### flow/run.sh
#!/bin/bash
# the make line also repeats each setting of config.mk as NAME=value (left out here)
make -C /OpenROAD-flow-scripts/flow DESIGN_CONFIG=/design/flow/config.mk WORK_HOME=/design/flow/orfs CLKGATE_MAP_FILE= finish
### flow/config.mk
export PLATFORM = sky130hd
export DESIGN_NAME = TIA
export DESIGN_NICKNAME = TIA
export VERILOG_FILES = /design/flow/design.v
export SDC_FILE = /design/flow/constraint.sdc
export NUM_CORES = 4
export LEC_CHECK = 0
export CAP_MARGIN = 20
export CORE_MARGIN = 2
export CORE_UTILIZATION = 64
export SETUP_SLACK_MARGIN = 2.33
export SLEW_MARGIN = 20
### flow/constraint.sdc
create_clock -name core_clock -period 8.59 [get_ports {MASTERCLK}]
set_input_delay 1.7180 -clock core_clock [delete_from_list [all_inputs] [get_ports {MASTERCLK}]]
set_output_delay 1.7180 -clock core_clock [all_outputs]
set_load 0.01 [all_outputs]
### flow/design.v
 `timescale 1ns / 1ps
module TIA(A,  
			Din,  
			Dout,  
			CS_n,  
			CS,  
			R_W_n,  
			RDY,  
			MASTERCLK,  
			BUS_EN,  
			idump_in,  
			Ilatch,  
			HSYNC,  
			HBLANK,  
			VSYNC,  
			VBLANK,  
			COLOROUT,  
			RES_n,  
			audv0,  
			audv1);  
   input [5:0] A;
   input [7:0] Din;
   output [7:0] Dout;
   input [2:0] 	CS_n;
   input 	CS;
   input 	R_W_n;
   output 	RDY;
   input 	MASTERCLK;
   input 	BUS_EN;
   input [1:0] 	Ilatch; 			 
   input [3:0] 	idump_in; 		 
   output 	HSYNC, HBLANK;
   output 	VSYNC, VBLANK;
   output [7:0] COLOROUT;
   input wire	RES_n;
   output reg [3:0] audv0, audv1;
   reg [7:0] 	Dout;
   wire 	HSYNC;
   reg 		VSYNC, VBLANK;
   reg [7:0] 	hCount;
   reg [3:0] 	hCountReset;
   reg clk_30;
   reg [7:0] clk_30_count;
   wire [3:0] Idump;
   wire [1:0] latchedInputsValue;
   reg 	      inputLatchEnabled, inputLatchReset;
   reg [1:0]  latchedInputs;
   always @(posedge MASTERCLK  )  
   begin
		if (~RES_n) begin
			hCount <= 8'd0;
			hCountReset[3:1] <= 3'd0;
			clk_30 <= 0;
			clk_30_count <= 0;
			latchedInputs <= 2'b11;
		end
		else begin
			if (inputLatchReset)
				 latchedInputs <= 2'b11;
			 else
				 latchedInputs <= latchedInputs & Ilatch;
			if (clk_30_count == 57) begin
				 clk_30 <= ~clk_30;
				 clk_30_count <= 0;
			 end else begin
				 clk_30_count <= clk_30_count + 1;
			 end
	 		 if ((hCountReset[3]) ||(hCount == 8'd227))			 
			    hCount <= 8'd0;
			 else
				 hCount <= hCount + 8'd1;
			 hCountReset[3:1] <= hCountReset[2:0];
		end
   end  
   assign HSYNC = (hCount >= 8'd20) && (hCount <  8'd36);
   assign HBLANK = (hCount < 8'd68);
   reg [7:0] player0Pos, r_player0Pos, player1Pos, r_player1Pos, missile0Pos, missile1Pos, ballPos;
   reg [4:0] player0Size, player1Size;
   reg [7:0] player0Color, player1Color, ballColor, pfColor, bgColor;
   reg [3:0] player0Motion, player1Motion, missile0Motion, missile1Motion,
				 ballMotion;
   reg 	     missile0Enable, missile1Enable, ballEnable, R_ballEnable;
   reg [1:0] ballSize;
   reg [19:0] pfGraphic, r_pfGraphic;
   reg [7:0]  player0Graphic, player1Graphic;
   reg [7:0]  R_player0Graphic, R_player1Graphic;
   reg 	      pfReflect, player0Reflect, player1Reflect;
   reg 	      prioCtrl;
   reg 	      pfColorCtrl;
   reg [14:0] collisionLatch;
   reg 	      missile0Lock, missile1Lock;
   reg 	      player0VertDelay, player1VertDelay, ballVertDelay;
   reg [3:0]  audc0, audc1;
   reg [4:0]  audf0, audf1;
   wire [7:0] pixelNum;
	assign pixelNum = (hCount >= 8'd68) ? (hCount - 8'd68) : 8'd227;
   wire [5:0] pfPixelNum;
   wire       pfPixelOn, pfLeftPixelVal, pfRightPixelVal;
   assign pfPixelNum = pixelNum[7:2];							 
   wire [63:0] pfGraphicExt = {44'd0, pfGraphic};	 
   assign pfLeftPixelVal  = pfGraphicExt[pfPixelNum];
   assign pfRightPixelVal = (pfReflect == 1'b0) ? pfGraphicExt[pfPixelNum - 6'd20]:
										pfGraphicExt[6'd39 - pfPixelNum];
   assign pfPixelOn = (pfPixelNum < 6'd20)? pfLeftPixelVal : pfRightPixelVal;
   wire       pl0PixelOn;
   wire [7:0] pl0Mask, pl0MaskDel;
	reg  [7:0] player0Gfx_2clk;							 
	reg        HBLANKdelay;
	assign pl0MaskDel = (player0VertDelay)? R_player0Graphic : player0Gfx_2clk;
   assign pl0Mask = (!player0Reflect)? pl0MaskDel : {pl0MaskDel[0], pl0MaskDel[1],
																	  pl0MaskDel[2], pl0MaskDel[3],
																	  pl0MaskDel[4], pl0MaskDel[5],
																	  pl0MaskDel[6], pl0MaskDel[7]};
	reg [7:0] r1_player0Pos, r2_player0Pos, r3_player0Pos;
	reg [7:0] r1_player1Pos, r2_player1Pos, r3_player1Pos;
	reg pl0Reset, pl1Reset;
	always @ (posedge MASTERCLK)
	if (~RES_n) begin
		r1_player0Pos <= 0; r2_player0Pos <= 0; r3_player0Pos <= 0; r_player0Pos <= 0;
		r1_player1Pos <= 0; r2_player1Pos <= 0; r3_player1Pos <= 0; r_player1Pos <= 0;
		pfGraphic <= 0; player0Gfx_2clk <= 0;
	end
	else if (BUS_EN)
	begin
		r1_player0Pos <= player0Pos;
		r2_player0Pos <= r1_player0Pos;
		r3_player0Pos <= r2_player0Pos;
		r_player0Pos  <= r3_player0Pos;
		r1_player1Pos <= player1Pos;
		r2_player1Pos <= r1_player1Pos;
		r3_player1Pos <= r2_player1Pos;
		r_player1Pos  <= r3_player1Pos;
		pfGraphic     	 <= r_pfGraphic;
		player0Gfx_2clk <= player0Graphic;
	end
	objPlayersPixelOn objpl0 (pixelNum, r_player0Pos, player0Size[2:0], pl0Mask, pl0Reset, pl0PixelOn);
   wire       pl1PixelOn;
   wire [7:0] pl1Mask, pl1MaskDel;
   assign pl1MaskDel = (player1VertDelay)? R_player1Graphic : player1Graphic;
   assign pl1Mask = (!player1Reflect)? pl1MaskDel : {pl1MaskDel[0], pl1MaskDel[1],
																	  pl1MaskDel[2], pl1MaskDel[3],
																	  pl1MaskDel[4], pl1MaskDel[5],
																	  pl1MaskDel[6], pl1MaskDel[7]};
   objPlayersPixelOn objpl1 (pixelNum, r_player1Pos, player1Size[2:0], pl1Mask, pl1Reset, pl1PixelOn);
   wire       mis0PixelOn, mis0PixelOut;
   wire [7:0] mis0ActualPos;
   reg  [7:0] mis0Mask;
   always @*
   begin
		case(player0Size[4:3])
		  2'd0: mis0Mask <= 8'h01;
		  2'd1: mis0Mask <= 8'h03;
		  2'd2: mis0Mask <= 8'h0F;
		  2'd3: mis0Mask <= 8'hFF;
		endcase
   end  
   assign mis0ActualPos = (missile0Lock)? player0Pos : missile0Pos;
   objPixelOn objpix1 (pixelNum, mis0ActualPos, player0Size[2:0], mis0Mask, mis0PixelOut);
   assign mis0PixelOn = mis0PixelOut && missile0Enable;
   wire mis1PixelOn, mis1PixelOut;
   wire [7:0] mis1ActualPos;
   reg [7:0]  mis1Mask;
	always @*
   begin
		case(player1Size[4:3])
		  2'd0: mis1Mask <= 8'h01;
		  2'd1: mis1Mask <= 8'h03;
		  2'd2: mis1Mask <= 8'h0F;
		  2'd3: mis1Mask <= 8'hFF;
		endcase
   end   
   assign mis1ActualPos = (missile1Lock) ? player1Pos : missile1Pos;
   objPixelOn objpix4 (pixelNum, mis1ActualPos, player1Size[2:0], mis1Mask, mis1PixelOut);
   assign mis1PixelOn = mis1PixelOut  & missile1Enable;			 
   wire ballPixelOut, ballPixelOn, ballEnableDel;
   reg [7:0] ballMask  ;
   always @*
   begin
		case(ballSize)
		  2'd0: ballMask <= 8'h01;
		  2'd1: ballMask <= 8'h03;
		  2'd2: ballMask <= 8'h0F;
		  2'd3: ballMask <= 8'hFF;
		endcase
   end  
   objPixelOn objball (pixelNum, ballPos, 3'd0, ballMask, ballPixelOut);
   assign ballEnableDel = ((ballVertDelay)? R_ballEnable : ballEnable);
   assign ballPixelOn = ballPixelOut && ballEnableDel;
   reg [7:0] pfActualColor;
   always @*
   begin
		if (pfColorCtrl)
		begin
	     if (pfPixelNum < 6'd20)
	       pfActualColor <= player0Color;
	     else
	       pfActualColor <= player1Color;
		end
		else
			pfActualColor <= pfColor;
   end  
   reg [7:0] pixelColor;
   assign COLOROUT = (HBLANK || HBLANKdelay) ? 8'b0 : pixelColor;				 
   always @*
   begin
		if (!prioCtrl)
		begin
		  if (pl0PixelOn || mis0PixelOn)
				 pixelColor <= player0Color;
		  else if( ballPixelOn)		 
				 pixelColor <=  pfColor  ;			 
		  else if (pl1PixelOn || mis1PixelOn)
				 pixelColor <= player1Color;
		  else if (pfPixelOn)
				 pixelColor <= pfActualColor;
		  else
				 pixelColor <= bgColor;
		end
		else begin
			if (pfPixelOn)
			  pixelColor <= pfActualColor;
		   else if( ballPixelOn)
				 pixelColor <=  pfColor;
			else if (pl0PixelOn || mis0PixelOn)
			  pixelColor <= player0Color;
		   else if (pl1PixelOn || mis1PixelOn)
			  pixelColor <= player1Color;
		   else if( ballPixelOn)
				 pixelColor <=  pfColor;
			else
			  pixelColor <= bgColor;
		end
   end  
   wire [14:0] collisions;
   reg 	      collisionLatchReset;
   assign collisions = {pl0PixelOn && pl1PixelOn, mis0PixelOn && mis1PixelOn,
								ballPixelOn && pfPixelOn,
								mis1PixelOn && pfPixelOn, mis1PixelOn && ballPixelOn,
								mis0PixelOn && pfPixelOn, mis0PixelOn && ballPixelOn,
								pl1PixelOn && pfPixelOn, pl1PixelOn && ballPixelOn,
								pl0PixelOn && pfPixelOn, pl0PixelOn && ballPixelOn,
								mis1PixelOn && pl0PixelOn, mis1PixelOn && pl1PixelOn,
								mis0PixelOn && pl1PixelOn, mis0PixelOn && pl0PixelOn};
	always @(posedge MASTERCLK)
   begin
		if (~RES_n || collisionLatchReset)
		  collisionLatch <= 15'b000000000000000;
		else
		  collisionLatch <= collisionLatch | collisions;
   end  
   reg wSync, wSyncReset;
   always @(posedge MASTERCLK)
   begin
		if (~RES_n)
			wSync <= 1'b0;
		else if (hCount == 8'd3)
			wSync <= 1'b0;
		else if (wSyncReset && hCount > 8'd5)
			wSync <= 1'b1;
   end  
   assign RDY = ~wSync;
   assign latchedInputsValue = (inputLatchEnabled)? latchedInputs : Ilatch;
   reg inputDumpEnabled;
   assign Idump = (inputDumpEnabled)? 4'b0000 : idump_in;
   always @(posedge MASTERCLK)
   begin
		if (~RES_n) begin
			inputLatchEnabled <= 1'b0;
			inputDumpEnabled <= 1'b0;
			VSYNC <= 1'b0;
			player0Pos <= 8'd0; player1Pos <= 8'd0;
			missile0Pos <= 8'd0; missile1Pos <= 8'd0; ballPos <= 8'd0;
			player0Size <= 5'd0; player1Size <= 5'd0;
			player0Color <= 8'd0; player1Color <= 8'd0; pfColor <= 8'd0; bgColor <= 8'd0;
			pfReflect <= 1'b0; pfColorCtrl <= 1'b0; prioCtrl <= 1'b0; ballSize <= 2'd0;
			player0Reflect <= 1'b0; player1Reflect <= 1'b0;
			r_pfGraphic <= 20'd0;
			audc0 <= 4'd0; audc1 <= 4'd0; audf0 <= 5'd0; audf1 <= 5'd0;
			audv0 <= 4'd0; audv1 <= 4'd0;
			player0Graphic <= 8'd0; player1Graphic <= 8'd0;
			R_player0Graphic <= 8'd0; R_player1Graphic <= 8'd0;
			ballEnable <= 1'b0; R_ballEnable <= 1'b0;
			missile0Enable <= 1'b0; missile1Enable <= 1'b0;
			player0Motion <= 4'd0; player1Motion <= 4'd0; missile0Motion <= 4'd0;
			missile1Motion <= 4'd0; ballMotion <= 4'd0;
			player0VertDelay <= 1'b0; player1VertDelay <= 1'b0; ballVertDelay <= 1'b0;
			missile0Lock <= 1'b0; missile1Lock <= 1'b0;
			inputLatchReset <= 1'b0;
			collisionLatchReset <= 1'b0;
			hCountReset[0] <= 1'b0;
			wSyncReset <= 1'b0;
			Dout <= 8'b00000000;
			VBLANK <= 0;
			pl0Reset <= 0;
			pl1Reset <= 0;
			HBLANKdelay <= 0;
		end
		else if (!BUS_EN) begin
		end
		else if (CS && !CS_n) begin
			inputLatchReset <= ({R_W_n, A[5:0]} == 7'h01 && Din[6] && !inputLatchEnabled);
			collisionLatchReset <= ({R_W_n, A[5:0]} == 7'h2C);
			hCountReset[0] <= ({R_W_n, A[5:0]} == 7'h03);
			wSyncReset <= ({R_W_n, A[5:0]} == 7'h02) && !wSync;
			case({R_W_n, A[5:0]})
			  7'h70: 	Dout <= {collisionLatch[1:0],6'b000000};
			  7'h71: 	Dout <= {collisionLatch[3:2],6'b000000};
			  7'h72: 	Dout <= {collisionLatch[5:4],6'b000000};
			  7'h73: 	Dout <= {collisionLatch[7:6],6'b000000};
			  7'h74: 	Dout <= {collisionLatch[9:8],6'b000000};
			  7'h75: 	Dout <= {collisionLatch[11:10],6'b000000};
			  7'h76: 	Dout <= {collisionLatch[12],7'b0000000};
			  7'h77: 	Dout <= {collisionLatch[14:13],6'b000000};
			  7'h78: 	Dout <= {Idump[0], 7'b0000000};
			  7'h79: 	Dout <= {Idump[1], 7'b0000000};
			  7'h7A: 	Dout <= {Idump[2], 7'b0000000};
			  7'h7B: 	Dout <= {Idump[3], 7'b0000000};
			  7'h7C: 	Dout <= {latchedInputsValue[0], 7'b0000000};
			  7'h7D: 	Dout <= {latchedInputsValue[1], 7'b0000000};
			  7'h00: VSYNC <= Din[1];
			  7'h01: begin
					inputLatchEnabled <= Din[6];
					inputDumpEnabled <= Din[7];
					VBLANK <= Din[1];
			  end
			  7'h02:	begin
			  		pl0Reset <= 0;
					pl1Reset <= 0;
				end
			  7'h03:;
			  7'h04: player0Size <= {Din[5:4],Din[2:0]};
			  7'h05: player1Size <= {Din[5:4],Din[2:0]};
			  7'h06: player0Color <= Din;
			  7'h07: player1Color <= Din;
			  7'h08: pfColor <= Din;
			  7'h09: bgColor <= Din;
			  7'h0A: begin
					pfReflect <= Din[0];
					pfColorCtrl <= Din[1];
					prioCtrl <= Din[2];
					ballSize <= Din[5:4];
			  end
			  7'h0B: player0Reflect <= Din[3];
			  7'h0C: player1Reflect <= Din[3];
			  7'h0D: r_pfGraphic[3:0] <= Din[7:4];    
			  7'h0E: r_pfGraphic[11:4] <= {Din[0], Din[1], Din[2], Din[3], Din[4], Din[5], Din[6], Din[7]};  
			  7'h0F: r_pfGraphic[19:12] <= Din[7:0];   
			  7'h10:
			   begin
						player0Pos <= pixelNum + 2;   	 
						if( hCount <  8'd68)					 
						   player0Pos <= 0;
						pl0Reset <= 1;
			   end
			  7'h11:
			   begin
						player1Pos <= pixelNum + 2;		 
						if( hCount <  8'd68)					 
						   player1Pos <= 0;
						pl1Reset <= 1;
			   end
			  7'h12: missile0Pos <= pixelNum + 1;
			  7'h13: missile1Pos <= pixelNum + 1;
			  7'h14:
			   begin
					ballPos <= pixelNum   - 1 +  1;					 
					if( hCount <  8'd68)				 
						ballPos <= hCount - 8'd68 + 8'd2;
				end
			  7'h15: audc0 <= Din[3:0];
			  7'h16: audc1 <= Din[3:0];
			  7'h17: audf0 <= Din[4:0];
			  7'h18: audf1 <= Din[4:0];
			  7'h19: audv0 <= Din[3:0];
			  7'h1A: audv1 <= Din[3:0];
			  7'h1B: begin
					player0Graphic <= {Din[0], Din[1], Din[2], Din[3],
										  	 Din[4], Din[5], Din[6], Din[7]};
					R_player1Graphic <= player1Graphic;
			  end
			  7'h1C: begin
					player1Graphic <= {Din[0], Din[1], Din[2], Din[3],
											 Din[4], Din[5], Din[6], Din[7]};
					R_player0Graphic <= player0Graphic;
					R_ballEnable <= ballEnable;
			  end
			  7'h1D: missile0Enable <= Din[1];
			  7'h1E: missile1Enable <= Din[1];
			  7'h1F: ballEnable <= Din[1];
			  7'h20: player0Motion <= Din[7:4];
			  7'h21: player1Motion <= Din[7:4];
			  7'h22: missile0Motion <= Din[7:4];
			  7'h23: missile1Motion <= Din[7:4];
			  7'h24: ballMotion <= Din[7:4];
			  7'h25: player0VertDelay <= Din[0];
			  7'h26: player1VertDelay <= Din[0];
			  7'h27: ballVertDelay <= Din[0];
			  7'h28: missile0Lock <= Din[1];
			  7'h29: missile1Lock <= Din[1];
			  7'h2A: begin
					player0Pos <= player0Pos - {{4{player0Motion[3]}}, player0Motion[3:0]};
					player1Pos <= player1Pos - {{4{player1Motion[3]}},	player1Motion[3:0]};
					missile0Pos <= missile0Pos - {{4{missile0Motion[3]}},	missile0Motion[3:0]};
					missile1Pos <= missile1Pos - {{4{missile1Motion[3]}},	missile1Motion[3:0]};
					ballPos <= ballPos - {{4{ballMotion[3]}},ballMotion[3:0]};
					if( ballPos - {{4{ballMotion[3]}},ballMotion[3:0]} >= 8'd227)
						ballPos <= 0;
					if( HBLANK) begin
						HBLANKdelay <= 1;
					end
			  end
			  7'h2B: begin
					player0Motion <= 0;  
					player1Motion <= 0;  
					missile0Motion <= 0;  
					missile1Motion <= 0;  
					ballMotion <= 0;  
			  end
			  7'h2C:;
			  default: Dout <= 8'b00000000;
			endcase
		end  
		else begin
			inputLatchReset <= 1'b0;
			collisionLatchReset <= 1'b0;
			hCountReset[0] <= 1'b0;
			wSyncReset <= 1'b0;
			Dout <= 8'b00000000;
			if( HBLANK) begin
				pl0Reset <= 0;
				pl1Reset <= 0;
			end
			if( hCount >= (8'd68 + 8'd7)) HBLANKdelay <= 0;
		end
  end  
endmodule
module objPixelOn(pixelNum, objPos, objSize, objMask, pixelOn);
   input [7:0] pixelNum, objPos, objMask;
   input [2:0] objSize;
   output      pixelOn;
   wire [7:0]  objIndex;
   wire [8:0]  objByteIndex;
   wire        objMaskOn, objPosOn;
   reg 	       objSizeOn;
   reg [2:0]   objMaskSel;
	assign objIndex = pixelNum - objPos - 8'd1;
   assign objByteIndex = 9'b1 << (objIndex[7:3]);
   always @*
   begin
		case (objSize)
		  3'd0: objSizeOn <= (objByteIndex & 9'b00000001) != 0;
		  3'd1: objSizeOn <= (objByteIndex & 9'b00000101) != 0;		 
		  3'd2: objSizeOn <= (objByteIndex & 9'b00010001) != 0;
		  3'd3: objSizeOn <= (objByteIndex & 9'b00010101) != 0;
		  3'd4: objSizeOn <= (objByteIndex & 9'b10000001) != 0;
		  3'd5: objSizeOn <= (objByteIndex & 9'b00000011) != 0;
		  3'd6: objSizeOn <= (objByteIndex &  9'b100010001) != 0;		 
		  3'd7: objSizeOn <= (objByteIndex & 9'b00001111) != 0;
		endcase
   end  
   always @*
   begin
		case (objSize)
		  3'd5: objMaskSel <= objIndex[3:1];
		  3'd7: objMaskSel <= objIndex[4:2];
		  default: objMaskSel <= objIndex[2:0];
		endcase
   end  
   assign objMaskOn = objMask[objMaskSel];
   assign objPosOn = (pixelNum > objPos) && ({1'b0, pixelNum} <= {1'b0, objPos} + 9'd72);
   assign pixelOn = objSizeOn && objMaskOn && objPosOn;
endmodule
module objPlayersPixelOn(pixelNum, objPos, objSize, objMask, plReset, pixelOn);
   input [7:0] pixelNum, objPos, objMask;
   input [2:0] objSize;
	input  		plReset;
   output      pixelOn;
   wire [7:0]  objIndex;
   wire [8:0]  objByteIndex;
   wire        objMaskOn, objPosOn;
   reg 	       objSizeOn;
   reg [2:0]   objMaskSel;
	assign objIndex = pixelNum - objPos - 8'd1;
   assign objByteIndex = 9'b1 << (objIndex[7:3]);
   always @*
   begin
		case (objSize)
		  3'd0: objSizeOn <= (objByteIndex & 9'b00000001 & ~plReset) != 0;
		  3'd1: objSizeOn <= (plReset) ? ((objByteIndex & 9'b00000100) != 0) : ((objByteIndex & 9'b0000101) != 0);
		  3'd2: objSizeOn <= (plReset) ? ((objByteIndex & 9'b00010000) != 0) : ((objByteIndex & 9'b00010001) != 0);
		  3'd3: objSizeOn <= (plReset) ? ((objByteIndex & 9'b00010100) != 0) : ((objByteIndex & 9'b00010101) != 0);
		  3'd4: objSizeOn <= (objByteIndex & 9'b10000001 & ~plReset) != 0;
		  3'd5: objSizeOn <= (objByteIndex & 9'b00000011 & ~plReset) != 0;
		  3'd6: objSizeOn <= (plReset) ? ((objByteIndex &  9'b100010000) != 0) : ((objByteIndex &  9'b100010001) != 0);
		  3'd7: objSizeOn <= (objByteIndex & 9'b00001111 & ~plReset) != 0;
		endcase
   end  
   always @*
   begin
		case (objSize)
		  3'd5: objMaskSel <= objIndex[3:1];
		  3'd7: objMaskSel <= objIndex[4:2];
		  default: objMaskSel <= objIndex[2:0];
		endcase
   end  
   assign objMaskOn = objMask[objMaskSel];
   assign objPosOn = (pixelNum > objPos) && ({1'b0, pixelNum} <= {1'b0, objPos} + 9'd72);
   assign pixelOn = objSizeOn && objMaskOn && objPosOn;
endmodule
==> impl_metrics.ini, run 1 <==
; physical design summary
[status]
status = complete, no violations

[logic_synthesis]
synth_dominant_cell_count = nand2_1
synthArstFlopShare_pct = 0
synthesis.instances = 2655
ys_cells = 2655
largest_area_cell = dfxtp_1
synthDistinctLibCells = 115
ys.warnings.count = 3
ys_sh_simple_pct = 21.9
adder_share_pct = 7.22
edf_count = 0
numSynthFlops = 312
syn-cell-area_um2 = 21700
top_cell_area_share_pct = 28.7
synthMuxAreaShare_pct = 9.54
aoi_share_pct = 22.8
synthFlopType = dfxtp_1
avgSynthCellArea_um2 = 8.19
topCellsByArea = dfxtp_1 (29%), mux2i_1 (7.4%), ha_1 (6.6%)
synth_xor_xnor_area_share_pct = 4.52
netlist_logic_family_top = AND-OR/OR-AND gates
ys_seq_share_pct = 28.7
ys_area_um2 = 21700
synthTopCellsByCount = nand2_1 (348), dfxtp_1 (312), nor2b_1 (169)

[drt]
drt-total-wl_um = 73700
drt_pass1_iterations = 8
ant_nets = 0
wire_per_inst_um = 23.0
drc = 0
vias_per_cell = 6.61
drt_iter0_drc = 2513
vias = 21212

[sta]
tightestPinTransition_ns = 1.13
relSlewSlack_pct = 24.4
setup_violations = 0
fin_crit_ns = 7.25
fmax_ghz = 0.138
finalSetupTns_ns = 0
maxSlewViolCount = 0
finalClockPeriodUsage_pct = 84.4
hold_viol = 0
clock-skew-final_ns = 0.0159
postLayoutSetupSlackWorst_ns = 1.34
rsz0062_at_grt = true

[cells_and_area]
n_fill_cell = 2455
utilization_pct = 75.9
fin_cells = 3207
fin_nets = 2881
syn_to_final_growth_pct = 17.1

[grt]
grt_pass1_vias = 20604
grt.total_usage_pct = 40.7
antenna_found_initial = 0
grt_max_degree = 124
gr-total-overflow = 0
grt_pass1_wl_um = 114000

[flow_run]
warnings = 50
maxCapViolCount = 0

[floorplanning]
fp-row-count = 67
initCoreUtil_pct = 64.8
die-width_um = 188
io_pins = 57
dieHeight_um = 188
fp.coreArea_um2 = 33500
die_area_um2 = 35500

[placement]
post-place-ws_ns = 0.714
dp.cells = 3052
routabilityCongestion = 1.00
dp_hpwl_um = 51500
port_buffers = 50

[power]
p_comb_share_pct = 5.9
p_seq_share_pct = 45.1
clock_power_share_pct = 49.0
sw_frac_of_total_pct = 25.2
p_clk_mw = 1.58
switching_power_mw = 0.811
p_leak_nw = 9.53
power_density_nw_per_um2 = 126
max-vdd-ir-drop_uv = 191
intPower_mw = 2.40
comb_power_mw = 0.190
powerSeq_mw = 1.45
power_mw = 3.22
top_power_group = the clock network

[setup_path]
worstReg2RegStart = hCount[3]
end_kind = output port
crit_cells = 23
ff2ff_path_depth = 22
rr_endpoint = collisionLatch[2]
max_stage_delay_ns = 0.46
arrival_ns = 5.53
cp-endpoint = COLOROUT[4]
cp.required_ns = 6.87
crit_fanout = 8
cp-start-kind = flop
critPathKind = flop to output port
critPathLaunch = hCount[3]
crit_buf_inv = 6
r2r_slack_ns = 4.11
slowest_stage = a221o_2
worstPathCellList = inv_4, ha_4, or3b_4, a221o_2, buf_12, nand2_8, buf_12, buf_12, buf_4, ha_1, a21oi_1, o21ai_0, a21oi_1, nor2b_1, o311ai_0, a2111oi_0, and4b_1, o211ai_4, nand3b_1, a21oi_1, nor3_1, o31a_1, buf_2
cp_top_family = AND-OR/OR-AND gates

[cts]
clockRootBuffer = clkbuf_16
ctsHoldBuffers = 0
clock-sinks = 312
cts.htree.levels = 2
cts_tree = done
clock_path_buffers = 3
cts_buffers = 36
clock_latency_ns = 0.57
cts.clk_slew.worst_paths_ns = 0.06

[worst_hold_path]
worstHoldStart = hCountReset[2]
min_path_type = flop to flop
whs_path_depth = 1
min_to = hCountReset[3]
-- layout make-up --
class	instances	area [µm²]	area share, %
multi-input combinational	2067	15300	59.9
sequential	312	6250	24.6
clock buffer	44	981	3.85
inverter	125	497	1.95
tap	448	561	2.20
clock inverter	19	210	0.826
antenna	1	2.50	0.00983
timing repair buffer	191	1690	6.64
-- metrics by stage --
step / hold slack [ns] / cell area (µm²)
2_1_floorplan: 0.412 / 21900
3_3_place_gp: 0.415 / 22700
3_5_place_dp: 0.422 / 22700
4_1_cts: 0.440 / 25000
5_1_grt: 0.459 / 25400
6_report: 0.439 / 25400
-- repair_timing --
item,4_1_cts,5_1_grt
pin swaps,70,45
setup buffers,68,20
gates cloned,3,0
resized,145,62
setup endpoints to repair,8,8
hold endpoints to repair,0,0
-- layer usage --
layer / vias to the layer above / routed length, µm / track usage, % / part of all wire (%)
li1: 9671 / - / - / -
met1: 10117 / 29900 / 52.8 / 41
met2: 1180 / 32600 / 64.6 / 44
met3: 244 / 7470 / 8.18 / 10
met4: 0 / 3770 / 20.2 / 5.1
met5: - / 0 / 0 / 0
==> inputs of run 2 (changes only) <==
Settings changed: PLACE_DENSITY set to 0.6, SETUP_SLACK_MARGIN 2.33 to unset.
Clock period 8.59 ns to 10.9 ns, I/O delays scaled along.
==> run 2 against run 1 <==
Effect of this change: global-route usage shrank 3.1 points; sequential cell count stayed put; via count down 4.0%; highest routed layer unchanged.
==> impl_metrics.ini, run 2 <==
; physical design summary
[drt]
drc = 0
drt_iter0_drc = 2513
vias_per_cell = 6.60
vias = 20359
drt-total-wl_um = 68300
drt_pass1_iterations = 8
wire_per_inst_um = 22.1
ant_nets = 0

[placement]
dp_hpwl_um = 49200
port_buffers = 50
dp.cells = 3026
routabilityCongestion = 1.04

[logic_synthesis]
netlist_logic_family_top = AND-OR/OR-AND gates
topCellsByArea = dfxtp_1 (29%), mux2i_1 (7.4%), ha_1 (6.6%)
synthFlopType = dfxtp_1
ys_area_um2 = 21700
synthesis.instances = 2655
largest_area_cell = dfxtp_1
ys_sh_simple_pct = 21.9
ys.warnings.count = 3
synthArstFlopShare_pct = 0
numSynthFlops = 312
synth_xor_xnor_area_share_pct = 4.52
synthMuxAreaShare_pct = 9.54
synthDistinctLibCells = 115
ys_seq_share_pct = 28.7
synth_dominant_cell_count = nand2_1
avgSynthCellArea_um2 = 8.19
ys_cells = 2655
adder_share_pct = 7.22
edf_count = 0
top_cell_area_share_pct = 28.7
syn-cell-area_um2 = 21700
aoi_share_pct = 22.8
synthTopCellsByCount = nand2_1 (348), dfxtp_1 (312), nor2b_1 (169)

[setup_path]
rr_endpoint = collisionLatch[1]
cp-start-kind = flop
critPathKind = flop to output port
max_stage_delay_ns = 0.58
cp.required_ns = 8.72
critPathLaunch = hCount[1]
cp-endpoint = COLOROUT[3]
slowest_stage = clkdlybuf4s50_1
r2r_slack_ns = 4.69
worstPathCellList = buf_4, inv_1, ha_1, and2_1, a221o_2, nand2_1, inv_2, ha_1, a21oi_1, a41oi_2, a21oi_2, a31oi_1, o211ai_1, or4b_1, a211oi_1, o31a_4, or2_1, a32oi_1, o211a_1, o21ai_1, clkdlybuf4s50_1
crit_buf_inv = 4
crit_top_cell = ha_1
ff2ff_path_depth = 19
crit_fanout = 27
end_kind = output port
arrival_ns = 7.85
cp_top_family = AND-OR/OR-AND gates
crit_cells = 21
worstReg2RegStart = hCount[1]

[grt]
grt_pass1_wl_um = 106000
grt-busiest-layer = met2
grt_util_met2_pct = 62.6
met1_usage_pct = 47.8
antenna_found_initial = 3
grt.total_usage_pct = 37.5
met3_usage_pct = 6.78
gr-total-overflow = 0
grt_pass1_vias = 19321
grt_max_degree = 118

[floorplanning]
io_pins = 57
initCoreUtil_pct = 64.8
fp.coreArea_um2 = 33500
die-width_um = 188
die_area_um2 = 35500
dieHeight_um = 188
fp-row-count = 67

[cts]
cts_setup_buffers = 0
cts_resized = 0
clock_path_buffers = 3
cts_buffers = 35
clock-sinks = 312
cts.clk_slew.worst_paths_ns = 0.06
clockRootBuffer = clkbuf_16
cts_tree = done
cts.htree.levels = 2
clock_latency_ns = 0.54
ctsHoldBuffers = 0

[power]
comb_power_mw = 0.136
power_density_nw_per_um2 = 108
max-vdd-ir-drop_uv = 142
p_comb_share_pct = 5.4
p_clk_mw = 1.25
sw_frac_of_total_pct = 23.1
p_seq_share_pct = 45.1
clock_power_share_pct = 49.5
power_mw = 2.53
intPower_mw = 1.95
powerSeq_mw = 1.14
top_power_group = the clock network
switching_power_mw = 0.586
p_leak_nw = 8.69

[worst_hold_path]
min_to = hCountReset[3]
min_path_type = flop to flop
worstHoldStart = hCountReset[2]
whs_path_depth = 1

[sta]
fmax_ghz = 0.0997
maxSlewViolCount = 0
setup_violations = 0
relSlewSlack_pct = 25.7
clock-skew-final_ns = 0.0174
finalClockPeriodUsage_pct = 92.0
finalSetupTns_ns = 0
hold_viol = 0
tightestPinTransition_ns = 1.11
rsz0062_at_grt = false
fin_crit_ns = 10.03
hold_slack_ns = 0.433

[cells_and_area]
fin_cells = 3087
syn_to_final_growth_pct = 8.39
fin_nets = 2763

[flow_run]
maxCapViolCount = 0
warnings = 47

[status]
status = complete, no violations
[run 2: cell type report]
class / instances / area [µm²]
Timing Repair Buffer: 76 / 683
Tap cell: 448 / 561
Sequential cell: 312 / 6250
Fill cell: 2623 / 9970
Multi-Input combinational cell: 2065 / 14400
Inverter: 125 / 469
Clock buffer: 46 / 988
Antenna cell: 1 / 2.50
Clock inverter: 14 / 220
[run 2: through the flow]
stage	cell area, µm²	setup slack, ns	utilization, %
final	23600	0.870	70.3
after global routing	23600	0.536	70.3
after CTS	23600	1.10	70.3
after detailed placement	22400	1.70	66.7
after global placement	22400	1.91	66.7
after floorplan	21800	3.36	-
[run 2: metal layers]
metal	vias to the layer above	wire length (µm)
met1	9687	27800
met3	202	6120
li1	9422	-
met2	1048	31400
met4	0	2970
met5	-	0
==> inputs of run 3 (changes only) <==
Settings changed: ABC_AREA set to 1, CELL_PAD_IN_SITES_DETAIL_PLACEMENT set to 1, CELL_PAD_IN_SITES_GLOBAL_PLACEMENT set to 0, CORE_ASPECT_RATIO set to 1.64, CORE_UTILIZATION 64 to 49, CTS_CLUSTER_DIAMETER set to 193, CTS_CLUSTER_SIZE set to 100, GPL_ROUTABILITY_DRIVEN set to 1, GPL_TIMING_DRIVEN set to 1, HOLD_SLACK_MARGIN set to 0.14, MAX_ROUTING_LAYER set to met4, PLACE_DENSITY 0.6 to 0.94, SLEW_MARGIN 20 to 0, TNS_END_PERCENT set to 30.
Clock period 10.9 ns to 8.3 ns, I/O delays scaled along.
==> run 3 against run 2 <==
Effect of this change: the flow now stops in global routing; synthesized cell count up 13%; die area up 20%; area after synthesis fell by 8.2%.
==> impl_metrics.ini, run 3 <==
; generated from flow reports
[placement]
place_area_um2 = 20800
port_buffers = 50
routabilityCongestion = 1.10
dp_hpwl_um = 73700

[cts]
cts_buffers = 7
cts.htree.levels = 1
clockRootBuffer = clkbuf_16
clock-sinks = 312
ctsHoldBuffers = 0
clock_path_buffers = 3

[floorplanning]
fp.coreArea_um2 = 40100
io_pins = 57
fp-row-count = 94
initCoreUtil_pct = 49.7
dieHeight_um = 262
die-width_um = 162
die_area_um2 = 42400

[logic_synthesis]
adder_share_pct = 7.71
synth_xor_xnor_area_share_pct = 2.73
synthDistinctLibCells = 71
ys_sh_simple_pct = 27.5
largest_area_cell = dfxtp_1
syn-cell-area_um2 = 20000
topCellsByArea = dfxtp_1 (31%), nand2_1 (9.8%), o21ai_0 (9.1%)
ys_seq_share_pct = 31.3
netlist_logic_family_top = simple AND/OR/NAND/NOR gates
ys_cells = 3010
synthTopCellsByCount = nand2_1 (519), nor2_1 (430), o21ai_0 (363)
synthFlopType = dfxtp_1
synthMuxAreaShare_pct = 0.502
synthesis.instances = 3010
ys_area_um2 = 20000
avgSynthCellArea_um2 = 6.63
numSynthFlops = 312
top_cell_area_share_pct = 31.3
synth_dominant_cell_count = nand2_1
edf_count = 0
ys.warnings.count = 3
aoi_share_pct = 20.8
synthArstFlopShare_pct = 0

[grt]
gr-total-overflow = 31
grt.total_usage_pct = 70.6

[status]
haltStage = global routing
firstError = [ERROR GRT-0116] Global routing finished with congestion. Check the congestion regions in the DRC Viewer.
status = stopped before the end
run 3: per-stage QoR:
| stage | hold WS [ns] | setup slack (ns) | power (mW) | utilization (%) | cells |
|---|---|---|---|---|---|
| after floorplan | 0.390 | 2.62 | 1.76 | - | 3015 |
| after global placement | 0.394 | 1.15 | 1.85 | 51.8 | 3501 |
| after detailed placement | 0.434 | 0.138 | 1.89 | 51.8 | 3501 |
| after CTS | 0.356 | 0.0765 | 2.52 | 52.7 | 3514 |
run 3: layer usage:
layer	track usage (%)	GRT overflow
met1	65.5	1
met2	87.9	14
met3	54.1	4
met4	72.3	12
met5	-	-
run 3: what timing repair did:
action,4_1_cts
pin swaps,1
setup endpoints to repair,8
hold endpoints to repair,0
buffers inserted,5
gates resized,19
==> inputs of run 4 (changes only) <==
Settings changed: CELL_PAD_IN_SITES_DETAIL_PLACEMENT 1 to 2, CTS_CLUSTER_SIZE 100 to 66, GPL_TIMING_DRIVEN 1 to 0, MAX_ROUTING_LAYER met4 to met5, TNS_END_PERCENT 30 to 70.
==> run 4 against run 3 <==
Effect of this change: the run fails in detailed placement; synthesized cell count is the same; area after synthesis is the same; die area is the same.
==> impl_metrics.ini, run 4 <==
; generated from flow reports
[logic_synthesis]
ys_cells = 3010
synth_xor_xnor_area_share_pct = 2.73
aoi_share_pct = 20.8
avgSynthCellArea_um2 = 6.63
edf_count = 0
numSynthFlops = 312
synthFlopType = dfxtp_1
topCellsByArea = dfxtp_1 (31%), nand2_1 (9.8%), o21ai_0 (9.1%)
top_cell_area_share_pct = 31.3
synthesis.instances = 3010
largest_area_cell = dfxtp_1
ys_sh_simple_pct = 27.5
ys_area_um2 = 20000
adder_share_pct = 7.71
synthDistinctLibCells = 71
syn-cell-area_um2 = 20000
ys.warnings.count = 3
ys_seq_share_pct = 31.3
synthArstFlopShare_pct = 0
synthTopCellsByCount = nand2_1 (519), nor2_1 (430), o21ai_0 (363)
netlist_logic_family_top = simple AND/OR/NAND/NOR gates
synthMuxAreaShare_pct = 0.502
synth_dominant_cell_count = nand2_1

[placement]
routabilityCongestion = 1.10
port_buffers = 48

[status]
haltStage = detailed placement
firstError = [ERROR DPL-0033] detailed placement checks failed during check placement.
status = stopped before the end

[floorplanning]
die_area_um2 = 42400
die-width_um = 162
fp-row-count = 94
io_pins = 57
initCoreUtil_pct = 49.7
fp.coreArea_um2 = 40100
dieHeight_um = 262
==> inputs of run 5 (changes only) <==
Settings changed: ABC_AREA 1 to unset, CELL_PAD_IN_SITES_DETAIL_PLACEMENT 2 to unset, CELL_PAD_IN_SITES_GLOBAL_PLACEMENT 0 to unset, CORE_ASPECT_RATIO 1.64 to unset, CORE_UTILIZATION 49 to 64, CTS_CLUSTER_DIAMETER 193 to unset, CTS_CLUSTER_SIZE 66 to unset, GPL_ROUTABILITY_DRIVEN 1 to unset, GPL_TIMING_DRIVEN 0 to unset, HOLD_SLACK_MARGIN 0.14 to unset, MAX_ROUTING_LAYER met5 to unset, PLACE_DENSITY 0.94 to unset, SLEW_MARGIN 0 to 20, TNS_END_PERCENT 70 to unset.
Clock period 8.3 ns to 8.52 ns, I/O delays scaled along.
==> run 5 against run 4 <==
Effect of this change: now clean on timing, DRC and antenna; area after synthesis is 9.0% higher; synthesized cell count decreased by 12%; die area down 16%.
==> impl_metrics.ini, run 5 <==
; physical design summary
[power]
sw_frac_of_total_pct = 23.4
clock_power_share_pct = 51.2
top_power_group = the clock network
switching_power_mw = 0.788
power_mw = 3.36
p_comb_share_pct = 5.3
power_density_nw_per_um2 = 140
powerSeq_mw = 1.46
intPower_mw = 2.58
max-vdd-ir-drop_uv = 185
p_clk_mw = 1.72
p_seq_share_pct = 43.5
p_leak_nw = 8.90
comb_power_mw = 0.180

[drt]
wire_per_inst_um = 21.9
drt_iter0_drc = 2233
vias_per_cell = 6.57
drt-total-wl_um = 68400
drc = 0
vias = 20488
drt_pass1_iterations = 8
ant_nets = 0

[flow_run]
warnings = 50
maxCapViolCount = 0

[floorplanning]
dieHeight_um = 188
die_area_um2 = 35500
fp.coreArea_um2 = 33500
die-width_um = 188
initCoreUtil_pct = 64.8
io_pins = 57
fp-row-count = 67

[setup_path]
arrival_ns = 6.62
crit_buf_inv = 4
crit_fanout = 18
r2r_slack_ns = 3.39
worstReg2RegStart = hCount[3]
worstPathCellList = inv_1, ha_1, buf_4, nor4b_2, buf_4, nor3_1, o2bb2ai_1, ha_1, nand2b_1, a211oi_1, a21oi_1, o21ai_1, o21ai_1, xnor2_1, a211o_1, a31oi_1, o31a_4, or2_4, a32oi_1, a31oi_1, o31a_1, clkdlybuf4s50_1
end_kind = output port
cp-start-kind = flop
cp-endpoint = COLOROUT[4]
critPathKind = flop to output port
ff2ff_path_depth = 18
critPathLaunch = hCount[3]
cp_top_family = AND-OR/OR-AND gates
rr_endpoint = collisionLatch[7]
cp.required_ns = 6.82
max_stage_delay_ns = 0.55
crit_cells = 22
slowest_stage = dfxtp_1

[cts]
ctsHoldBuffers = 0
clock-sinks = 312
cts_tree = done
clockRootBuffer = clkbuf_16
cts_buffers = 37
clock_path_buffers = 3
cts.htree.levels = 2
cts.clk_slew.worst_paths_ns = 0.06
clock_latency_ns = 0.56

[sta]
maxSlewViolCount = 0
tightestPinTransition_ns = 1.10
finalClockPeriodUsage_pct = 97.7
hold_viol = 0
setup_violations = 0
clock-skew-final_ns = 0.0184
relSlewSlack_pct = 26.4
fmax_ghz = 0.120
fin_crit_ns = 8.33
postLayoutSetupSlackWorst_ns = 0.194

[logic_synthesis]
topCellsByArea = dfxtp_1 (29%), mux2i_1 (7.4%), ha_1 (6.6%)
ys_sh_simple_pct = 21.9
top_cell_area_share_pct = 28.7
aoi_share_pct = 22.8
synth_xor_xnor_area_share_pct = 4.52
largest_area_cell = dfxtp_1
numSynthFlops = 312
synthArstFlopShare_pct = 0
ys_area_um2 = 21700
avgSynthCellArea_um2 = 8.19
synth_dominant_cell_count = nand2_1
edf_count = 0
synthFlopType = dfxtp_1
ys_seq_share_pct = 28.7
synthDistinctLibCells = 115
synthTopCellsByCount = nand2_1 (348), dfxtp_1 (312), nor2b_1 (169)
adder_share_pct = 7.22
synthMuxAreaShare_pct = 9.54
ys.warnings.count = 3
syn-cell-area_um2 = 21700
synthesis.instances = 2655
netlist_logic_family_top = AND-OR/OR-AND gates
ys_cells = 2655

[cells_and_area]
fin_nets = 2792
n_fill_cell = 2643
comb_area_um2 = 14400
syn_to_final_growth_pct = 10.2
fin_cells = 3119
flop_area_um2 = 6250

[status]
status = complete, no violations

[grt]
grt_pass1_wl_um = 107000
antenna_found_initial = 3
grt_max_degree = 117
grt.total_usage_pct = 37.9
gr-total-overflow = 0
met3_usage_pct = 7.79
grt-busiest-layer = met2
grt_pass1_vias = 19794
grt_util_met2_pct = 62.1
met1_usage_pct = 47.3

[worst_hold_path]
whs_path_depth = 1
min_to = hCountReset[2]
min_path_type = flop to flop
worstHoldStart = hCountReset[1]

[placement]
dp_hpwl_um = 49900
post-place-ws_ns = 0.583
routabilityCongestion = 0.975
port_buffers = 50
dp.cells = 3049
run 5: layer usage:
metal	vias up	routed length, µm
met5	-	0
met4	0	3210
met3	192	6220
met2	1000	31300
met1	9817	27700
li1	9479	-
run 5: area by class of cell:
class	count	area share [%]
antenna	1	0.0104
multi-input combinational	2065	60.3
timing repair buffer	103	3.79
clock buffer	47	4.32
tap	448	2.34
clock inverter	18	1.22
sequential	312	26.1
inverter	125	1.96
run 5: metrics by stage:
stage               TNS (ns)  cell area [µm²]  util [%]  hold WS (ns)
floorplan                  0            21800         -         0.412
global placement           0            22500      67.2         0.416
detailed placement         0            22500      67.2         0.428
CTS                        0            23800      71.1         0.441
global route         -0.0235            24000      71.4         0.462
finish                     0            24000      71.4         0.437
run 5: repair_timing:
item                       CTS  global route
hold endpoints to repair     0             0
gates resized                1            15
setup endpoints to repair    2             8
setup buffers                0             4
pin swaps                    0             2
==> inputs of run 6 (changes only) <==
Settings changed: CORE_UTILIZATION 64 to 35, PLACE_DENSITY set to 0.6.
Clock period 8.52 ns to 15.4 ns, I/O delays scaled along.
==> run 6 against run 5 <==
Effect of this change: total power shrank 46%; register-to-register slack gained 5.4 ns; via count shrank 3.2%; die area grew 81%; first-iteration DRC count shrank 25%; hold slack is essentially flat; count of clock-buffer cells in the layout grew 2; clock skew shrank 0.0023 ns; sequential share of layout area shrank 0.17 points; largest cell class unchanged; largest power group unchanged; area after synthesis is the same; combinational power shrank 45%.
==> impl_metrics.ini, run 6 <==
; physical design summary
[status]
status = complete, no violations

[grt]
grt_util_met2_pct = 35.8
gr-total-overflow = 0
grt_pass1_vias = 18841
met1_usage_pct = 29.3
grt.total_usage_pct = 21.8
antenna_found_initial = 3
grt_max_degree = 120
met3_usage_pct = 2.98
grt-busiest-layer = met2
grt_pass1_wl_um = 109000

[drt]
drc = 0
vias_per_cell = 5.69
vias = 19836
n_antenna_cell = 0
drt_pass1_iterations = 6
drt_iter0_drc = 1676
wire_per_inst_um = 20.4
ant_nets = 0
drt-total-wl_um = 71200

[logic_synthesis]
ys_seq_share_pct = 28.7
top_cell_area_share_pct = 28.7
synthesis.instances = 2655
synthDistinctLibCells = 115
synthMuxAreaShare_pct = 9.54
topCellsByArea = dfxtp_1 (29%), mux2i_1 (7.4%), ha_1 (6.6%)
syn-cell-area_um2 = 21700
synth_xor_xnor_area_share_pct = 4.52
largest_area_cell = dfxtp_1
ys.warnings.count = 3
ys_area_um2 = 21700
numSynthFlops = 312
netlist_logic_family_top = AND-OR/OR-AND gates
ys_cells = 2655
synthTopCellsByCount = nand2_1 (348), dfxtp_1 (312), nor2b_1 (169)
synthFlopType = dfxtp_1
ys_sh_simple_pct = 21.9
aoi_share_pct = 22.8
adder_share_pct = 7.22
synth_dominant_cell_count = nand2_1
edf_count = 0
synthArstFlopShare_pct = 0
avgSynthCellArea_um2 = 8.19

[cts]
clock_latency_ns = 0.56
cts_setup_buffers = 0
cts_buffers = 37
clock_path_buffers = 3
clock-sinks = 312
clockRootBuffer = clkbuf_16
ctsHoldBuffers = 0
cts_tree = done
cts_resized = 0
cts.htree.levels = 2
cts.clk_slew.worst_paths_ns = 0.06

[cells_and_area]
syn_to_final_growth_pct = 10.9
fin_nets = 2769
comb_area_um2 = 14400
n_fill_cell = 6235
flop_area_um2 = 6250

[setup_path]
cp-start-kind = flop
arrival_ns = 8.24
crit_buf_inv = 5
critPathKind = flop to output port
crit_fanout = 41
worstReg2RegStart = hCount[2]
cp-endpoint = COLOROUT[1]
slowest_stage = or2_1
r2r_slack_ns = 8.76
rr_endpoint = collisionLatch[1]
max_stage_delay_ns = 0.59
worstPathCellList = buf_4, clkinv_1, ha_1, or3b_4, a221o_2, buf_4, nand2_1, inv_2, ha_1, a21oi_1, a41oi_2, a21oi_2, maj3_2, o211ai_1, or4b_1, a211oi_1, o31a_4, or2_1, a32oi_1, o211a_1, o21ai_1, clkdlybuf4s50_1
crit_cells = 22
ff2ff_path_depth = 20
cp.required_ns = 12.32
critPathLaunch = hCount[2]
end_kind = output port
cp_top_family = buffers and inverters

[power]
powerSeq_mw = 0.810
p_comb_share_pct = 5.5
clock_power_share_pct = 49.9
sw_frac_of_total_pct = 23.4
p_clk_mw = 0.903
switching_power_mw = 0.423
intPower_mw = 1.39
comb_power_mw = 0.0988
p_leak_nw = 8.74
top_power_group = the clock network
power_density_nw_per_um2 = 75.1
p_seq_share_pct = 44.7
max-vdd-ir-drop_uv = 61.1

[sta]
rsz0062_at_grt = false
maxSlewViolCount = 0
setup_violations = 0
finalSetupTns_ns = 0
fin_crit_ns = 11.32
tightestPinTransition_ns = 1.12
clock-skew-final_ns = 0.0161
relSlewSlack_pct = 25.4
hold_viol = 0
hold_slack_ns = 0.437
finalClockPeriodUsage_pct = 73.5
fmax_ghz = 0.0883

[worst_hold_path]
min_to = hCountReset[3]
whs_path_depth = 1
worstHoldStart = hCountReset[2]
min_path_type = flop to flop

[placement]
port_buffers = 50
dp_hpwl_um = 52100
routabilityCongestion = 0.960

[flow_run]
warnings = 46
maxCapViolCount = 0

[floorplanning]
io_pins = 57
initCoreUtil_pct = 35.3
die-width_um = 253
die_area_um2 = 64100
dieHeight_um = 253
fp.coreArea_um2 = 61600
fp-row-count = 91
-- run 6: final cells by class --
cell class / instances / area share (%)
tap: 837 / 4.34
sequential: 312 / 25.9
inverter: 125 / 1.95
timing repair buffer: 80 / 3.00
clock buffer: 49 / 4.32
clock inverter: 17 / 0.856
multi-input combinational: 2065 / 59.6
-- run 6: layer usage --
layer / part of all wire [%] / wire [µm]
met1: 45 / 32000
met2: 45 / 32300
met3: 6.5 / 4630
met4: 3.3 / 2320
met5: 0.042 / 30
-- run 6: stage by stage --
step | power, mW | setup WS, ns | instance area, µm² | utilization (%) | std cells
final | 1.81 | 4.08 | 24100 | 39.1 | 3485
after global routing | 1.87 | 3.65 | 24100 | 39.1 | 3485
after CTS | 1.83 | 3.96 | 24100 | 39.2 | 3485
after detailed placement | 0.925 | 4.56 | 22900 | 37.1 | 3419
after global placement | 0.924 | 4.99 | 22900 | 37.1 | 3419
after floorplan | 0.890 | 6.96 | 21800 | - | 2660
==> inputs of run 7 (changes only) <==
Settings changed: CAP_MARGIN 20 to 35, CELL_PAD_IN_SITES_DETAIL_PLACEMENT set to 2, CELL_PAD_IN_SITES_GLOBAL_PLACEMENT set to 3, CORE_ASPECT_RATIO set to 1.16, CORE_MARGIN 2 to 3, CORE_UTILIZATION 35 to 40, CTS_CLUSTER_SIZE set to 50, GPL_ROUTABILITY_DRIVEN set to 0, MAX_ROUTING_LAYER set to met4, MIN_ROUTING_LAYER set to met1, PLACE_DENSITY 0.6 to unset, PLACE_DENSITY_LB_ADDON set to 0.23, SETUP_SLACK_MARGIN set to -0.06, SLEW_MARGIN 20 to 0.
Clock period 15.4 ns to 10.6 ns, I/O delays scaled along.
==> run 7 against run 6 <==
Effect of this change: highest routed layer is now met4; combinational power up 57%; critical path depth down 2; synthesized cell count unchanged; sequential cell count unchanged; final area up 0.24%; largest power group unchanged; sequential power up 46%; hold slack better by 0.014 ns; still clean on timing, DRC and antenna; die area down 11%.
==> impl_metrics.ini, run 7 <==
; physical design summary
[drt]
ant_nets = 0
vias = 20608
vias_per_cell = 6.13
drt_pass1_iterations = 6
drc = 0
drt_iter0_drc = 1172
dr_wl_met3_um = 3770
top_layer = met4
drt-total-wl_um = 87400
wire_per_inst_um = 26.0
wl_met1_um = 35800
wl_met2_um = 43800

[cts]
clock_latency_ns = 0.57
clock-sinks = 312
cts_tree = done
cts_buffers = 36
cts.htree.levels = 2
cts.clk_slew.worst_paths_ns = 0.06
ctsHoldBuffers = 0
cts_setup_buffers = 0
cts_resized = 0
clockRootBuffer = clkbuf_16
clock_path_buffers = 3

[setup_path]
r2r_slack_ns = 4.40
end_kind = output port
crit_fanout = 19
worstPathCellList = inv_1, ha_1, or3b_4, a221o_2, nand2_1, inv_2, ha_1, a21oi_1, a41oi_2, xor2_2, mux2i_1, o32ai_1, mux2_1, a211oi_1, o31a_4, or2_1, a32oi_1, o211a_1, o21ai_1, clkdlybuf4s50_1
crit_cells = 20
cp-endpoint = COLOROUT[1]
slowest_stage = or2_1
max_stage_delay_ns = 0.64
arrival_ns = 8.01
cp_top_family = AND-OR/OR-AND gates
critPathKind = flop to output port
crit_buf_inv = 3
ff2ff_path_depth = 18
critPathLaunch = hCount[3]
cp.required_ns = 8.48
crit_top_cell = ha_1
cp-start-kind = flop
rr_endpoint = collisionLatch[2]
worstReg2RegStart = hCount[3]

[sta]
maxSlewViolCount = 0
tightestPinTransition_ns = 1.02
relSlewSlack_pct = 31.9
clock-skew-final_ns = 0.0253
finalSetupTns_ns = 0
rsz0062_at_grt = false
finalClockPeriodUsage_pct = 95.5
postLayoutSetupSlackWorst_ns = 0.474
fmax_ghz = 0.0988
setup_violations = 0
fin_crit_ns = 10.13
hold_viol = 0

[power]
max-vdd-ir-drop_uv = 103
p_comb_share_pct = 5.8
sw_frac_of_total_pct = 24.1
p_seq_share_pct = 43.6
comb_power_mw = 0.155
clock_power_share_pct = 50.6
top_power_group = the clock network
powerSeq_mw = 1.18
intPower_mw = 2.05
switching_power_mw = 0.649
power_mw = 2.70
p_leak_nw = 8.85
power_density_nw_per_um2 = 112
p_clk_mw = 1.37

[grt]
grt.total_usage_pct = 30.9
grt_max_degree = 118
gr-total-overflow = 0
grt_pass1_vias = 22646
antenna_found_initial = 1
grt_pass1_wl_um = 135000

[flow_run]
maxCapViolCount = 0
warnings = 46

[logic_synthesis]
syn-cell-area_um2 = 21700
topCellsByArea = dfxtp_1 (29%), mux2i_1 (7.4%), ha_1 (6.6%)
largest_area_cell = dfxtp_1
ys.warnings.count = 3
synthArstFlopShare_pct = 0
synthTopCellsByCount = nand2_1 (348), dfxtp_1 (312), nor2b_1 (169)
synth_dominant_cell_count = nand2_1
avgSynthCellArea_um2 = 8.19
synthMuxAreaShare_pct = 9.54
top_cell_area_share_pct = 28.7
numSynthFlops = 312
ys_sh_simple_pct = 21.9
aoi_share_pct = 22.8
ys_area_um2 = 21700
synthesis.instances = 2655
synthDistinctLibCells = 115
synth_xor_xnor_area_share_pct = 4.52
netlist_logic_family_top = AND-OR/OR-AND gates
adder_share_pct = 7.22
ys_cells = 2655
synthFlopType = dfxtp_1
edf_count = 0
ys_seq_share_pct = 28.7

[floorplanning]
die-width_um = 222
dieHeight_um = 257
die_area_um2 = 57200
fp-row-count = 91
io_pins = 57
initCoreUtil_pct = 40.6
fp.coreArea_um2 = 53500

[cells_and_area]
syn_to_final_growth_pct = 11.2
fin_nets = 2782
utilization_pct = 45.2
n_fill_cell = 6078

[worst_hold_path]
whs_path_depth = 1
worstHoldStart = hCountReset[1]
min_to = hCountReset[2]
min_path_type = flop to flop

[placement]
post-place-ws_ns = 1.15
port_buffers = 50
dp_hpwl_um = 65400

[status]
status = complete, no violations
## run 7: final cells by class
cell class,count,area (µm²),area share (%)
flip-flops and latches,312,6250,25.8
clock buffers,53,1100,4.53
multi-input cells,2065,14400,59.5
diodes,1,2.50,0.0104
clock inverters,13,189,0.782
well taps,697,872,3.61
repair buffers,94,916,3.79
inverters,125,469,1.94
## run 7: layer usage
| layer | vias to the layer above | track usage, % |
|---|---|---|
| li1 | 9436 | - |
| met1 | 10509 | 35.3 |
| met2 | 470 | 54.3 |
| met3 | 193 | 4.35 |
| met4 | 0 | 12.8 |
| met5 | - | - |
## run 7: metrics by stage
stage | std cells | instance area, µm² | hold WS (ns)
5_1_grt | 3360 | 24200 | 0.471
2_1_floorplan | 2660 | 21800 | 0.412
3_5_place_dp | 3292 | 22900 | 0.440
6_report | 3360 | 24200 | 0.452
3_3_place_gp | 3284 | 22700 | 0.420
4_1_cts | 3358 | 24100 | 0.455
==> inputs of run 8 (changes only) <==
Settings changed: ABC_AREA set to 1, CAP_MARGIN 35 to 5, CELL_PAD_IN_SITES_DETAIL_PLACEMENT 2 to unset, CELL_PAD_IN_SITES_GLOBAL_PLACEMENT 3 to unset, CORE_ASPECT_RATIO 1.16 to unset, CORE_MARGIN 3 to 2, CORE_UTILIZATION 40 to 72, CTS_CLUSTER_DIAMETER set to 227, CTS_CLUSTER_SIZE 50 to unset, GPL_ROUTABILITY_DRIVEN 0 to unset, MAX_ROUTING_LAYER met4 to unset, MIN_ROUTING_LAYER met1 to unset, PLACE_DENSITY set to 0.6, PLACE_DENSITY_LB_ADDON 0.23 to unset, SETUP_SLACK_MARGIN -0.06 to 1.53, SLEW_MARGIN 0 to 20.
Clock period 10.6 ns to 6.06 ns, I/O delays scaled along.
==> run 8 against run 7 <==
Effect of this change: sequential share of layout area up 0.86 points; sequential cell count unchanged; combinational power rose to 3.1 times the previous value; final area down 2.9%; clock power up about 60%; wire length down 14%; clock skew down 0.0076 ns; hold slack worse by 0.012 ns; total power up 77%; critical path type unchanged; critical endpoint is now COLOROUT[7].
==> impl_metrics.ini, run 8 <==
; physical design summary
[status]
status = complete, no violations

[power]
intPower_mw = 3.48
sw_frac_of_total_pct = 27.3
comb_power_mw = 0.480
p_leak_nw = 10.1
top_power_group = the clock network
powerSeq_mw = 2.12
switching_power_mw = 1.30
power_density_nw_per_um2 = 204
p_seq_share_pct = 44.2
max-vdd-ir-drop_uv = 247
p_comb_share_pct = 10.0
p_clk_mw = 2.19
clock_power_share_pct = 45.8

[floorplanning]
fp.coreArea_um2 = 27100
io_pins = 57
fp-row-count = 60
dieHeight_um = 170
die-width_um = 170
die_area_um2 = 29100
initCoreUtil_pct = 73.6

[flow_run]
maxCapViolCount = 0
warnings = 50

[sta]
fmax_ghz = 0.171
fin_crit_ns = 5.86
setup_violations = 0
finalSetupTns_ns = 0
maxSlewViolCount = 0
tightestPinTransition_ns = 1.24
rsz0062_at_grt = true
hold_viol = 0
finalClockPeriodUsage_pct = 96.7
relSlewSlack_pct = 17.2
clock-skew-final_ns = 0.0177

[setup_path]
cp-start-kind = flop
critPathKind = flop to output port
r2r_slack_ns = 2.13
crit_cells = 29
ff2ff_path_depth = 26
rr_endpoint = collisionLatch[6]
arrival_ns = 4.65
end_kind = output port
worstReg2RegStart = hCount[3]
crit_top_cell = nand2_1
crit_fanout = 5
max_stage_delay_ns = 0.38
slowest_stage = a211oi_2
cp-endpoint = COLOROUT[7]
cp.required_ns = 4.85
cp_top_family = simple AND/OR/NAND/NOR gates
crit_buf_inv = 8
critPathLaunch = hCount[3]

[cts]
clock-sinks = 312
cts_tree = done
clockRootBuffer = clkbuf_16
cts.clk_slew.worst_paths_ns = 0.07
clock_latency_ns = 0.54
cts.htree.levels = 2
cts_buffers = 35
clock_path_buffers = 3
ctsHoldBuffers = 0

[logic_synthesis]
ys_cells = 3010
ys.warnings.count = 3
largest_area_cell = dfxtp_1
aoi_share_pct = 20.8
netlist_logic_family_top = simple AND/OR/NAND/NOR gates
ys_area_um2 = 20000
ys_sh_simple_pct = 27.5
synth_dominant_cell_count = nand2_1
top_cell_area_share_pct = 31.3
avgSynthCellArea_um2 = 6.63
synthFlopType = dfxtp_1
topCellsByArea = dfxtp_1 (31%), nand2_1 (9.8%), o21ai_0 (9.1%)
synthMuxAreaShare_pct = 0.502
edf_count = 0
synthDistinctLibCells = 71
ys_seq_share_pct = 31.3
synth_xor_xnor_area_share_pct = 2.73
numSynthFlops = 312
synthArstFlopShare_pct = 0
adder_share_pct = 7.71
syn-cell-area_um2 = 20000
synthesis.instances = 3010
synthTopCellsByCount = nand2_1 (519), nor2_1 (430), o21ai_0 (363)

[grt]
grt_pass1_vias = 21556
gr-total-overflow = 0
grt_pass1_wl_um = 111000
antenna_found_initial = 0
grt_max_degree = 116
grt.total_usage_pct = 48.0

[drt]
top_layer = met4
wl_met1_um = 26200
n_antenna_cell = 0
drt_iter0_drc = 3634
ant_nets = 0
dr_wl_met3_um = 10200
drt-total-wl_um = 74700
wire_per_inst_um = 21.4
drc = 0
drt_pass1_iterations = 9
vias = 23213
wl_met2_um = 32200
vias_per_cell = 6.64

[cells_and_area]
utilization_pct = 86.6
flop_area_um2 = 6270
stdcell_area_um2 = 23500
fin_nets = 3248
n_fill_cell = 1573
syn_to_final_growth_pct = 17.6
comb_area_um2 = 12700

[placement]
port_buffers = 50
place_area_um2 = 21000
routabilityCongestion = 1.04
dp_hpwl_um = 46700

[worst_hold_path]
min_path_type = flop to flop
worstHoldStart = hCountReset[2]
whs_path_depth = 2
min_to = hCountReset[3]
-- run 8: per-stage QoR --
step	hold WS, ns	setup slack [ns]	std cells	power, mW
5_1_grt	0.460	0.0764	3498	4.88
4_1_cts	0.432	0.511	3479	4.68
3_5_place_dp	0.423	0.137	3360	2.56
2_1_floorplan	0.390	1.48	3015	2.43
3_3_place_gp	0.420	0.262	3360	2.54
6_report	0.440	0.198	3498	4.79
-- run 8: routing by layer --
| layer | track usage [%] | up-vias |
|---|---|---|
| met5 | 0 | - |
| met4 | 30.5 | 0 |
| met3 | 12.4 | 580 |
| met2 | 76.7 | 1991 |
| met1 | 57.5 | 10509 |
| li1 | - | 10133 |
-- run 8: final cells by class --
cell class / count / area share (%)
Tap cell: 372 / 1.98
Clock buffer: 46 / 4.16
Multi-Input combinational cell: 2231 / 54.2
Clock inverter: 17 / 0.837
Inverter: 364 / 6.10
Sequential cell: 312 / 26.7
Timing Repair Buffer: 156 / 5.98
-- run 8: repair_timing --
item                                    4_1_cts  5_1_grt
endpoints found under the setup margin       10       43
cloned                                        2        2
gates resized                               100       82
buffers inserted                             54       17
hold endpoints to repair                      0        0
pin swaps                                    43       53
==> inputs of run 9 (changes only) <==
Settings changed: ABC_AREA 1 to unset, CAP_MARGIN 5 to 20, CORE_UTILIZATION 72 to 40, CTS_CLUSTER_DIAMETER 227 to unset, SETUP_SLACK_MARGIN 1.53 to unset.
Clock period 6.06 ns to 12.0 ns, I/O delays scaled along.
==> run 9 against run 8 <==
Effect of this change: still clean; count of clock-buffer cells in the layout grew 8; core utilization shrank 42 points; via count shrank 15%; area after synthesis grew 9.0%; clock skew grew 0.0097 ns; non-clock buffer count shrank 71; die area grew 93%; sequential power shrank 51%; wire length shrank 4.8%; critical path type unchanged.
==> impl_metrics.ini, run 9 <==
; physical design summary
[status]
status = complete, no violations

[sta]
rsz0062_at_grt = false
maxSlewViolCount = 0
hold_viol = 0
fin_crit_ns = 10.70
finalSetupTns_ns = 0
clock-skew-final_ns = 0.0274
tightestPinTransition_ns = 1.13
postLayoutSetupSlackWorst_ns = 1.30
finalClockPeriodUsage_pct = 89.2
relSlewSlack_pct = 25.0
fmax_ghz = 0.0934
setup_violations = 0

[setup_path]
critPathLaunch = hCount[2]
cp-endpoint = COLOROUT[3]
rr_endpoint = collisionLatch[1]
max_stage_delay_ns = 0.65
ff2ff_path_depth = 19
crit_top_cell = ha_1
end_kind = output port
slowest_stage = or2_1
arrival_ns = 8.30
critPathKind = flop to output port
cp-start-kind = flop
r2r_slack_ns = 5.56
worstPathCellList = buf_4, clkinv_1, ha_1, or3b_4, a221oi_2, buf_4, nor2_1, inv_1, ha_1, ha_1, o21ai_0, a31oi_1, a221o_1, nor3_2, nand2_1, o41ai_1, nand4_1, a211oi_4, or2_1, a32oi_1, o211a_1, o21ai_1, clkdlybuf4s50_1
worstReg2RegStart = hCount[2]
cp_top_family = AND-OR/OR-AND gates
cp.required_ns = 9.60
crit_fanout = 27
crit_buf_inv = 5
crit_cells = 23

[drt]
drt_iter0_drc = 1854
drt_pass1_iterations = 5
vias = 19628
drt-total-wl_um = 71100
ant_nets = 0
wire_per_inst_um = 21.2
vias_per_cell = 5.86
drc = 0
n_antenna_cell = 0

[grt]
grt_max_degree = 124
grt_pass1_vias = 18935
grt.total_usage_pct = 24.9
gr-total-overflow = 0
antenna_found_initial = 2
grt_pass1_wl_um = 110000

[cts]
clockRootBuffer = clkbuf_16
cts.htree.levels = 2
cts_buffers = 38
cts_setup_buffers = 0
cts_tree = done
cts.clk_slew.worst_paths_ns = 0.06
clock_latency_ns = 0.58
clock-sinks = 312
cts_resized = 0
ctsHoldBuffers = 0
clock_path_buffers = 3

[floorplanning]
dieHeight_um = 237
die_area_um2 = 56200
die-width_um = 237
fp.coreArea_um2 = 53800
fp-row-count = 85
io_pins = 57
initCoreUtil_pct = 40.4

[power]
p_leak_nw = 8.76
p_comb_share_pct = 5.4
p_clk_mw = 1.16
max-vdd-ir-drop_uv = 118
clock_power_share_pct = 49.9
p_seq_share_pct = 44.7
sw_frac_of_total_pct = 23.9
comb_power_mw = 0.126
powerSeq_mw = 1.04
intPower_mw = 1.77
switching_power_mw = 0.554
top_power_group = the clock network
power_density_nw_per_um2 = 96.9

[logic_synthesis]
synthDistinctLibCells = 115
aoi_share_pct = 22.8
synthTopCellsByCount = nand2_1 (348), dfxtp_1 (312), nor2b_1 (169)
netlist_logic_family_top = AND-OR/OR-AND gates
numSynthFlops = 312
largest_area_cell = dfxtp_1
ys.warnings.count = 3
synthesis.instances = 2655
adder_share_pct = 7.22
ys_sh_simple_pct = 21.9
syn-cell-area_um2 = 21700
synth_xor_xnor_area_share_pct = 4.52
edf_count = 0
topCellsByArea = dfxtp_1 (29%), mux2i_1 (7.4%), ha_1 (6.6%)
synthMuxAreaShare_pct = 9.54
top_cell_area_share_pct = 28.7
synthFlopType = dfxtp_1
ys_seq_share_pct = 28.7
synth_dominant_cell_count = nand2_1
avgSynthCellArea_um2 = 8.19
ys_area_um2 = 21700
synthArstFlopShare_pct = 0
ys_cells = 2655

[placement]
routabilityCongestion = 0.931
place_area_um2 = 22700
port_buffers = 50
dp_hpwl_um = 52200
post-place-ws_ns = 1.88

[flow_run]
warnings = 44
maxCapViolCount = 0

[cells_and_area]
comb_area_um2 = 14400
n_fill_cell = 5344
stdcell_area_um2 = 24000
syn_to_final_growth_pct = 10.3
flop_area_um2 = 6250
fin_nets = 2775

[worst_hold_path]
min_to = hCountReset[2]
worstHoldStart = hCountReset[1]
whs_path_depth = 1
min_path_type = flop to flop
run 9: area by class of cell:
class                   instances  share of cell area, %
multi-input cells            2065                   60.0
flip-flops and latches        312                   26.1
clock buffers                  54                   4.60
well taps                     696                   3.63
repair buffers                 85                   3.18
inverters                     125                   1.96
clock inverters                13                  0.600
run 9: layer usage:
| layer | GRT usage (%) | routed length (µm) | vias to the layer above |
|---|---|---|---|
| li1 | - | - | 9446 |
| met1 | 32.5 | 31700 | 9449 |
| met2 | 41.2 | 32600 | 597 |
| met3 | 4.22 | 4260 | 136 |
| met4 | 9.09 | 2520 | 0 |
| met5 | 0 | 0 | - |
run 9: metrics by stage:
| stage | util, % | instances | hold slack [ns] | total power [mW] |
|---|---|---|---|---|
| final | 44.5 | 3350 | 0.430 | 2.32 |
| after detailed placement | 42.2 | 3282 | 0.417 | 1.19 |
| after global placement | 42.2 | 3282 | 0.414 | 1.18 |
| after CTS | 44.5 | 3349 | 0.431 | 2.34 |
| after global routing | 44.5 | 3350 | 0.458 | 2.39 |
| after floorplan | - | 2660 | 0.412 | 1.14 |
No activity file was given, so power comes from the tool's default toggle rates.
